## alu
module alu(
	output reg[16 - 1:0] 		data_out,
	output reg 						  		valid_out,
	output reg							  		cmd_out,
	input [16 - 1:0] 			data_in,
	input 							  			valid_in,
	input 							  			cmd_in,
	output reg 									 	amm_read,
	output reg[8 - 1:0] 		amm_address,
	input [8 - 1:0] 			amm_readdata,
	input 									 			amm_waitrequest,
	input[1:0] 							 			amm_response,
	input clk,
	input rst_n
	);
Size: roughly 1700 cells after synthesis, ~58 I/O pins.
Settings: LEC_CHECK=0, CAP_MARGIN=20, CORE_MARGIN=2, CORE_UTILIZATION=66, CTS_CLUSTER_DIAMETER=306, GPL_TIMING_DRIVEN=1, MAX_ROUTING_LAYER=met4, SETUP_SLACK_MARGIN=0.62, SLEW_MARGIN=25; clock period 3.14 ns.
run.sh (not shown) runs the stock make flow with config.mk's settings and CLKGATE_MAP_FILE=.
The baseline finished but fails on setup timing.
==> next run, changes <==
==> flow/config.mk (replaced) <==
export PLATFORM = sky130hd
export DESIGN_NAME = alu
export DESIGN_NICKNAME = alu
export VERILOG_FILES = /design/flow/design.v
export SDC_FILE = /design/flow/constraint.sdc
export NUM_CORES = 4
export LEC_CHECK = 0
export CAP_MARGIN = 20
export CORE_MARGIN = 2
export CORE_UTILIZATION = 40
export SLEW_MARGIN = 20
==> flow/constraint.sdc (replaced) <==
create_clock -name core_clock -period 3.89 [get_ports {clk}]
set_input_delay 0.7780 -clock core_clock [delete_from_list [all_inputs] [get_ports {clk}]]
set_output_delay 0.7780 -clock core_clock [all_outputs]
set_load 0.01 [all_outputs]
The new run finished but failed the layout checks on setup timing.
Register-to-register slack improved by 0.85 ns.
Setup slack improved by 0.85 ns.
First-iteration DRC count came out lower by 39%.
Power came out lower by 18%.
Wire length came out lower by 12%.
Flip-flop count stays the same.
Synthesized area stays the same.
Count of clock-buffer cells in the layout came out higher by 11.


run 1:
alu again, from the RTL that the note above started with.
clock: 4.99 ns
lec_check: 0
cap_margin: 20
core_margin: 9
core_utilization: 28
cts_cluster_diameter: 306
gpl_timing_driven: 1
max_routing_layer: met4
setup_slack_margin: 0.62
slew_margin: 25
Run 1 did not stop at any stage, and its layout met the timing, DRC and antenna checks.
### run 1 -> run 2
Settings: changing CORE_UTILIZATION from 28 to 40; removing SETUP_SLACK_MARGIN (formerly 0.62); changing CORE_MARGIN from 9 to 2; setting GPL_ROUTABILITY_DRIVEN to 0 for the first time; changing SLEW_MARGIN from 25 to 20; removing GPL_TIMING_DRIVEN (formerly 1); removing CTS_CLUSTER_DIAMETER (formerly 306); changing the clock period (ns, I/O delays scaled along) from 4.99 to 5.0.
==> results <==
Worst stage delay on the critical path in run 2 is 0.10 ns lower than in run 1
[compare] base=run 1 new=run 2: chip area decreased 39,000 um2, routed length on met1 decreased about 5%, total global-route track usage increased 8.0 points.
Re number of gates on the worst path with buffers counted: run 2 is 8 up on run 1.
[inputs] run 3 vs run 2
Settings: an added CTS_CLUSTER_DIAMETER of 399; a change of CORE_UTILIZATION from 40 to 72; an added CTS_CLUSTER_SIZE of 100; a deleted GPL_ROUTABILITY_DRIVEN that had been 0; a deleted MAX_ROUTING_LAYER that had been met4; a change of the clock period (ns, I/O delays scaled along) from 5.0 to 3.08.
- FAIL run 3 @ global routing (5_1_grt): tool exited with error
- Post-detailed-placement cell area | run 3 above run 2
- Diff run 2 -> run 3: area of the die fell about 44%, area of the core region fell 45%.
- Row count (higher): run 2
- Run 3: setup slack at placement lower than run 2
- Run 3 and run 2 ended up with roughly the same number of buffers on the longest clock path.
- For die outline width, dividing the value from run 3 by the value from run 2 gives 0.75.
diff inputs: run 3 => run 4
Settings: CTS_CLUSTER_DIAMETER removed (was 399); CORE_UTILIZATION changed from 72 to 69; ABC_AREA newly set to 1; CTS_CLUSTER_SIZE removed (was 100); the clock period (ns, I/O delays scaled along) changed from 3.08 to 2.74.
Findings:
- Run 4 completed end to end; final checks failed (negative setup slack).
- Summary: with run 3 as the reference, instance area after placement in run 4 moved up by a few percent.
- On yosys synthesis chip area, the higher figure sits with run 4, not run 3.
- Run 4 vs. run 3: post-synth design cell area now sits higher, synthesized netlist cell count went up.
The following lists how run 5 was set up differently from run 4:
Settings: an added CTS_CLUSTER_SIZE of 37; a deleted ABC_AREA that had been 1; a change of CORE_UTILIZATION from 69 to 72; a change of the clock period (ns, I/O delays scaled along) from 2.74 to 4.01.
### Flow results
Run 5 ran in full, but the layout does not pass; the checks complain about negative setup slack.
Summary of the comparison: area of combinational cells with multiple inputs is lower in run 5, relative to run 4.
Cmp run 5 and run 4 / global-route wire length before repair / lower: run 4
Looking only at post-synthesis sequential area ratio, and setting everything else aside, the higher value of run 5 and run 4 goes to run 5.
When run 5 is set beside run 4, its power consumption turns out to be 36% smaller.
Looking at fraction of area in multi-input gates, run 5 sits 1.1 points above run 4.
In run 5, the cell area came out 5.8% below the value in run 4.
Sum of routed wire length over all layers (lower): run 4
Going from run 4 to run 5, via count moved down; internal power of the cells now sits lower.
Setup changes, run 5 to run 6
Settings: setting TNS_END_PERCENT to 5 for the first time; changing CORE_UTILIZATION from 72 to 69; setting SETUP_SLACK_MARGIN to 0.62 for the first time; setting ABC_AREA to 1 for the first time; removing CTS_CLUSTER_SIZE (formerly 37); changing the clock period (ns, I/O delays scaled along) from 4.01 to 2.74.
Notes after the runs:
Run 6 ran in full, but the layout does not pass; the checks complain about negative setup slack. Cmp run 6 and run 5 / cell count after placement / higher: run 6. For run 5, the top routing layer in use was met5, unlike run 6, where it was met4. Looking only at number of detailed-route iterations in the first pass, and setting everything else aside, the lower value of run 6 and run 5 goes to run 5. What run 5 reported for net switching power has to be multiplied by 1.9 to get the figure for run 6. Diff run 5 -> run 6 | part of the power in the clock network | decrease of 2.1 points.


== alpha ==
alu again, from the RTL that the note above started with.
export LEC_CHECK = 0
export CAP_MARGIN = 40
export CORE_MARGIN = 9
export CORE_UTILIZATION = 68
export CTS_CLUSTER_DIAMETER = 363
export GPL_TIMING_DRIVEN = 1
export MAX_ROUTING_LAYER = met4
export SETUP_SLACK_MARGIN = -0.32
export SLEW_MARGIN = 25
create_clock -name core_clock -period 4.17 [get_ports {clk}]
In alpha the implementation ran to completion but is not tape-out ready, as the final checks report negative setup slack.
Input changes introduced in beta (baseline for comparison: alpha):
==> flow/config.mk <==
export PLATFORM = sky130hd
export DESIGN_NAME = alu
export DESIGN_NICKNAME = alu
export VERILOG_FILES = /design/flow/design.v
export SDC_FILE = /design/flow/constraint.sdc
export NUM_CORES = 4
export LEC_CHECK = 0
export CAP_MARGIN = 20
export CORE_MARGIN = 2
export CORE_UTILIZATION = 38
export SLEW_MARGIN = 20
==> flow/constraint.sdc <==
create_clock -name core_clock -period 6.21 [get_ports {clk}]
set_input_delay 1.2420 -clock core_clock [delete_from_list [all_inputs] [get_ports {clk}]]
set_output_delay 1.2420 -clock core_clock [all_outputs]
set_load 0.01 [all_outputs]
Findings:
beta against alpha: via total after detailed routing moved down; total sequential power now sits lower; cell area went down by about 2%.
Going from alpha to beta, fraction of area in registers went up, headroom to the max-slew limit went down.
beta: all stages complete, timing, DRC and antenna checks passed
> inputs changed (beta -> gamma)
diff --git a/flow/config.mk b/flow/config.mk
--- a/flow/config.mk
+++ b/flow/config.mk
@@ -8,4 +8,4 @@
 export CAP_MARGIN = 20
 export CORE_MARGIN = 2
-export CORE_UTILIZATION = 38
+export CORE_UTILIZATION = 66
 export SLEW_MARGIN = 20
==> flow/constraint.sdc <==
create_clock -name core_clock -period 2.66 [get_ports {clk}]
set_input_delay 0.5320 -clock core_clock [delete_from_list [all_inputs] [get_ports {clk}]]
set_output_delay 0.5320 -clock core_clock [all_outputs]
set_load 0.01 [all_outputs]
[summary]
gamma: complete, dirty (negative setup slack)
When the final numbers for beta and gamma were put side by side, the met1 track utilization from global routing turned out to be smaller in beta.
In the reports for beta and gamma, the smaller footprint of the multi-input gates belongs to beta.
Between beta and gamma, the cell count went down.
Summary of gamma over beta: final setup skew picked up an extra 0.0066 ns; multi-input gate count moved up.
date[27][7] as the end point of the critical path was reported by beta, and rez[9] by gamma.


== run A ==
The RTL this note starts from:
==> flow/design.v <==
module alu(
	output reg[16 - 1:0] 		data_out,
	output reg 						  		valid_out,
	output reg							  		cmd_out,
	input [16 - 1:0] 			data_in,
	input 							  			valid_in,
	input 							  			cmd_in,
	output reg 									 	amm_read,
	output reg[8 - 1:0] 		amm_address,
	input [8 - 1:0] 			amm_readdata,
	input 									 			amm_waitrequest,
	input[1:0] 							 			amm_response,
	input clk,
	input rst_n
	);
	localparam ST_READ_HEAD = 3'h0, ST_READ_PAYLOAD = 3'h1, ST_DECODE = 3'h2, ST_OP_CODE = 3'h3,
	           ST_ERROR = 3'h4, ST_SEND = 3'h5, ST_SEND2 = 3'h6;
	reg[7:0] date[63:0];
	reg      is_addr[63:0];
	reg[5:0] numar_val;
	reg[5:0] i;
	reg[3:0] operatie;
	reg[2:0] state;
	reg[11:0] rez;
	reg       err;
	wire[5:0] last = numar_val - 6'd1;
	wire[7:0] cur  = date[i];
	reg[11:0] rez_next;
	reg       op_err;
	always @(*) begin
		rez_next = rez;
		op_err   = 1'b0;
		case(operatie)
			4'd0: rez_next = rez + {4'h0, cur};
			4'd1: rez_next = (i == 6'd0) ? {4'h0, cur} : (rez & {4'h0, cur});
			4'd2: rez_next = rez | {4'h0, cur};
			4'd3: rez_next = rez ^ {4'h0, cur};
			4'd4: if(numar_val == 6'd1) rez_next = {4'h0, ~cur}; else op_err = 1'b1;
			4'd5: if(numar_val == 6'd1) rez_next = {4'h0, cur} + 12'd1; else op_err = 1'b1;
			4'd6: if(numar_val == 6'd1) rez_next = {4'h0, cur} - 12'd1; else op_err = 1'b1;
			4'd7: if(numar_val == 6'd1) rez_next = {4'h0, 8'd0 - cur}; else op_err = 1'b1;
			4'd8: if(numar_val == 6'd2) rez_next = {4'h0, date[0] >> date[1]}; else op_err = 1'b1;
			4'd9: if(numar_val == 6'd2) rez_next = {4'h0, date[0] << date[1]}; else op_err = 1'b1;
			default: op_err = 1'b1;
		endcase
	end
	always @(posedge clk) begin
		if(!rst_n) begin
			state     <= ST_READ_HEAD;
			valid_out <= 1'b0;
			cmd_out   <= 1'b0;
			data_out  <= 0;
			amm_read  <= 1'b0;
			amm_address <= 0;
			i         <= 0;
			numar_val <= 0;
			operatie  <= 0;
			rez       <= 0;
			err       <= 1'b0;
		end
		else begin
			case(state)
				ST_READ_HEAD: begin
					valid_out <= 1'b0;
					cmd_out   <= 1'b0;
					i         <= 0;
					err       <= 1'b0;
					if(valid_in && cmd_in) begin
						numar_val <= data_in[5:0];
						operatie  <= data_in[11:8];
						if(data_in[5:0] == 6'd0)
							state <= ST_ERROR;
						else
							state <= ST_READ_PAYLOAD;
					end
				end
				ST_READ_PAYLOAD: begin
					if(valid_in) begin
						date[i]    <= data_in[7:0];
						is_addr[i] <= data_in[8];
						i <= i + 6'd1;
						if(i == last) begin
							i     <= 0;
							state <= ST_DECODE;
						end
					end
				end
				ST_DECODE: begin  
					if(is_addr[i]) begin
						if(!amm_read) begin
							amm_read    <= 1'b1;
							amm_address <= cur;
						end
						else if(!amm_waitrequest) begin
							amm_read <= 1'b0;
							if(amm_response != 2'b00)
								state <= ST_ERROR;
							else begin
								date[i]    <= amm_readdata;
								is_addr[i] <= 1'b0;
								i <= i + 6'd1;
								if(i == last) begin
									i     <= 0;
									rez   <= 0;
									state <= ST_OP_CODE;
								end
							end
						end
					end
					else begin
						i <= i + 6'd1;
						if(i == last) begin
							i     <= 0;
							rez   <= 0;
							state <= ST_OP_CODE;
						end
					end
				end
				ST_OP_CODE: begin  
					rez <= rez_next;
					i   <= i + 6'd1;
					if(op_err)
						state <= ST_ERROR;
					else if(i == last)
						state <= ST_SEND;
				end
				ST_ERROR: begin
					rez   <= 12'hbad;
					err   <= 1'b1;
					state <= ST_SEND;
				end
				ST_SEND: begin
					data_out  <= {11'h0, err, operatie};
					valid_out <= 1'b1;
					cmd_out   <= 1'b1;
					state     <= ST_SEND2;
				end
				ST_SEND2: begin
					data_out <= {4'h0, rez};
					cmd_out  <= 1'b0;
					state    <= ST_READ_HEAD;
				end
				default: state <= ST_READ_HEAD;
			endcase
		end
	end
endmodule
clock: 5.0 ns
lec_check: 0
cap_margin: 20
cell_pad_in_sites_detail_placement: 1
core_margin: 2
core_utilization: 40
cts_cluster_size: 47
slew_margin: 40
## Diff of input files: run B against run A
Settings: a deleted CTS_CLUSTER_SIZE that had been 47; a change of SLEW_MARGIN from 40 to 20; a deleted CELL_PAD_IN_SITES_DETAIL_PLACEMENT that had been 1; an added SETUP_SLACK_MARGIN of 0.9; a change of CORE_UTILIZATION from 40 to 66; a change of the clock period (ns, I/O delays scaled along) from 5.0 to 3.42.
What the final checks of run B revealed, after a flow that finished every stage, was a layout that fails on negative setup slack.
Shortest period the worst path allows, run B and run A: smaller value in run B
For run A, the top metal layer carrying routed signals was met4, unlike run B, where it was met5.
Looking at worst hold slack, run B sits below run A.
Summary — area of all placed cells without fillers, run B relative to run A: higher, by about 3.5%.
Delta (run B minus run A): power of the sequential group rose 46%, deepest level of the CTS H-tree fell 1.
In run B, worst clock skew is higher than in run A.
Vias: run B above run A
Compared with run A, run B shows a higher number of ordinary and repair buffers in the finished layout.
Of run B and run A, it is run B that has the lower die size.
Changes in run C relative to run B:
Settings: CORE_UTILIZATION: 66 -> 70; CTS_CLUSTER_DIAMETER: unset -> 28; CAP_MARGIN: 20 -> 15.
==> comparison <==
- Finished, but not clean: run B, with negative setup slack.
- Run C never completed, since it errored out during 4_1_cts.
- Run C vs. run B: yosys synthesis chip area closely matched the old numbers; die outline height decreased by 5.9 um relative to the old numbers; horizontal die size decreased by 5.9 um relative to the old numbers; synthesized cell count closely matched the old numbers; post-synth design cell area closely matched the old numbers.
- Between run C and run B, the area fraction in compound gates does not differ in any meaningful way.
- Delta (run C minus run B): multiplexer area fraction after synthesis level; chip area moved down; routability congestion estimate moved up; starting utilization of the core area moved up.
## Diff of input files: run D against run C
Settings: ABC_AREA newly set to 1; CAP_MARGIN changed from 15 to 20; CORE_UTILIZATION changed from 70 to 57; CTS_CLUSTER_DIAMETER removed (was 28); SETUP_SLACK_MARGIN removed (was 0.9); the clock period (ns, I/O delays scaled along) changed from 3.42 to 2.7.
[summary]
Run D finished all stages; layout check result: FAIL, due to negative setup slack. Compared to run C, run D has die area 25% higher. In run D the yosys-reported design area after synthesis turned out 2.0% higher than in run C. HPWL reported at the end of detailed placement went up slightly going from run C to run D. Going from run C to run D, mapped cell area grows by about 2%. Count of mapped cells out of synthesis (run C / run D): 0.63.


// alu: RTL as listed in full above, without the edits since
Settings: LEC_CHECK=0, CAP_MARGIN=0, CORE_MARGIN=2, CORE_UTILIZATION=72, CTS_CLUSTER_DIAMETER=360, CTS_CLUSTER_SIZE=42, SETUP_SLACK_MARGIN=-0.14, SLEW_MARGIN=20; clock period 2.01 ns.
The starting point ended with an error in global routing.
==> next run, changes <==
Settings changed: CAP_MARGIN 0 to 20, CTS_CLUSTER_DIAMETER 360 to 25, CTS_CLUSTER_SIZE 42 to 37, PLACE_DENSITY from default to 0.37, SETUP_SLACK_MARGIN -0.14 to default.
Clock period 2.01 ns to 3.79 ns, I/O delays scaled along.
=> The new run aborted during global routing. Synthesized cell count is unchanged. Area after synthesis stays the same. Die area stays the same.
==> next run, changes <==
Settings changed: CORE_UTILIZATION 72 to 40, CTS_CLUSTER_DIAMETER 25 to default, CTS_CLUSTER_SIZE 37 to default, PLACE_DENSITY 0.37 to default.
Clock period 3.79 ns to 4.78 ns, I/O delays scaled along.
Result: This time the run finished clean. Synthesized cell count stays the same. Area after synthesis does not change. Die area goes up by 78%.
==> next run, changes <==
Settings changed: SETUP_SLACK_MARGIN from default to 0.44.
What happened:
- The new run produced a clean layout
- area after synthesis stays the same
- global-route usage stays flat
- combinational power grows by about 1%
- power shrinks by 2.2%
- design area grows by 0.46%
- sequential power stays flat
- sequential share of layout area shrinks by 0.26 points
- clock power shrinks by 5.0%
==> next run, changes <==
Settings changed: CORE_UTILIZATION 40 to 67, CTS_CLUSTER_SIZE from default to 95, SETUP_SLACK_MARGIN 0.44 to default.
Clock period 4.78 ns to 6.21 ns, I/O delays scaled along.
After rerunning:
- die area went down by well over a third
- clock power went down by a quarter to a third
- combinational power went down by a quarter to a third
- worst setup slack is better by 310 ps
- wire length went down by a few percent
- via count went up slightly
- synthesized cell count does not change
- cell area went down by a few percent
- worst hold slack is better by 6.1 ps
No activity file was given, so power comes from the tool's default toggle rates.
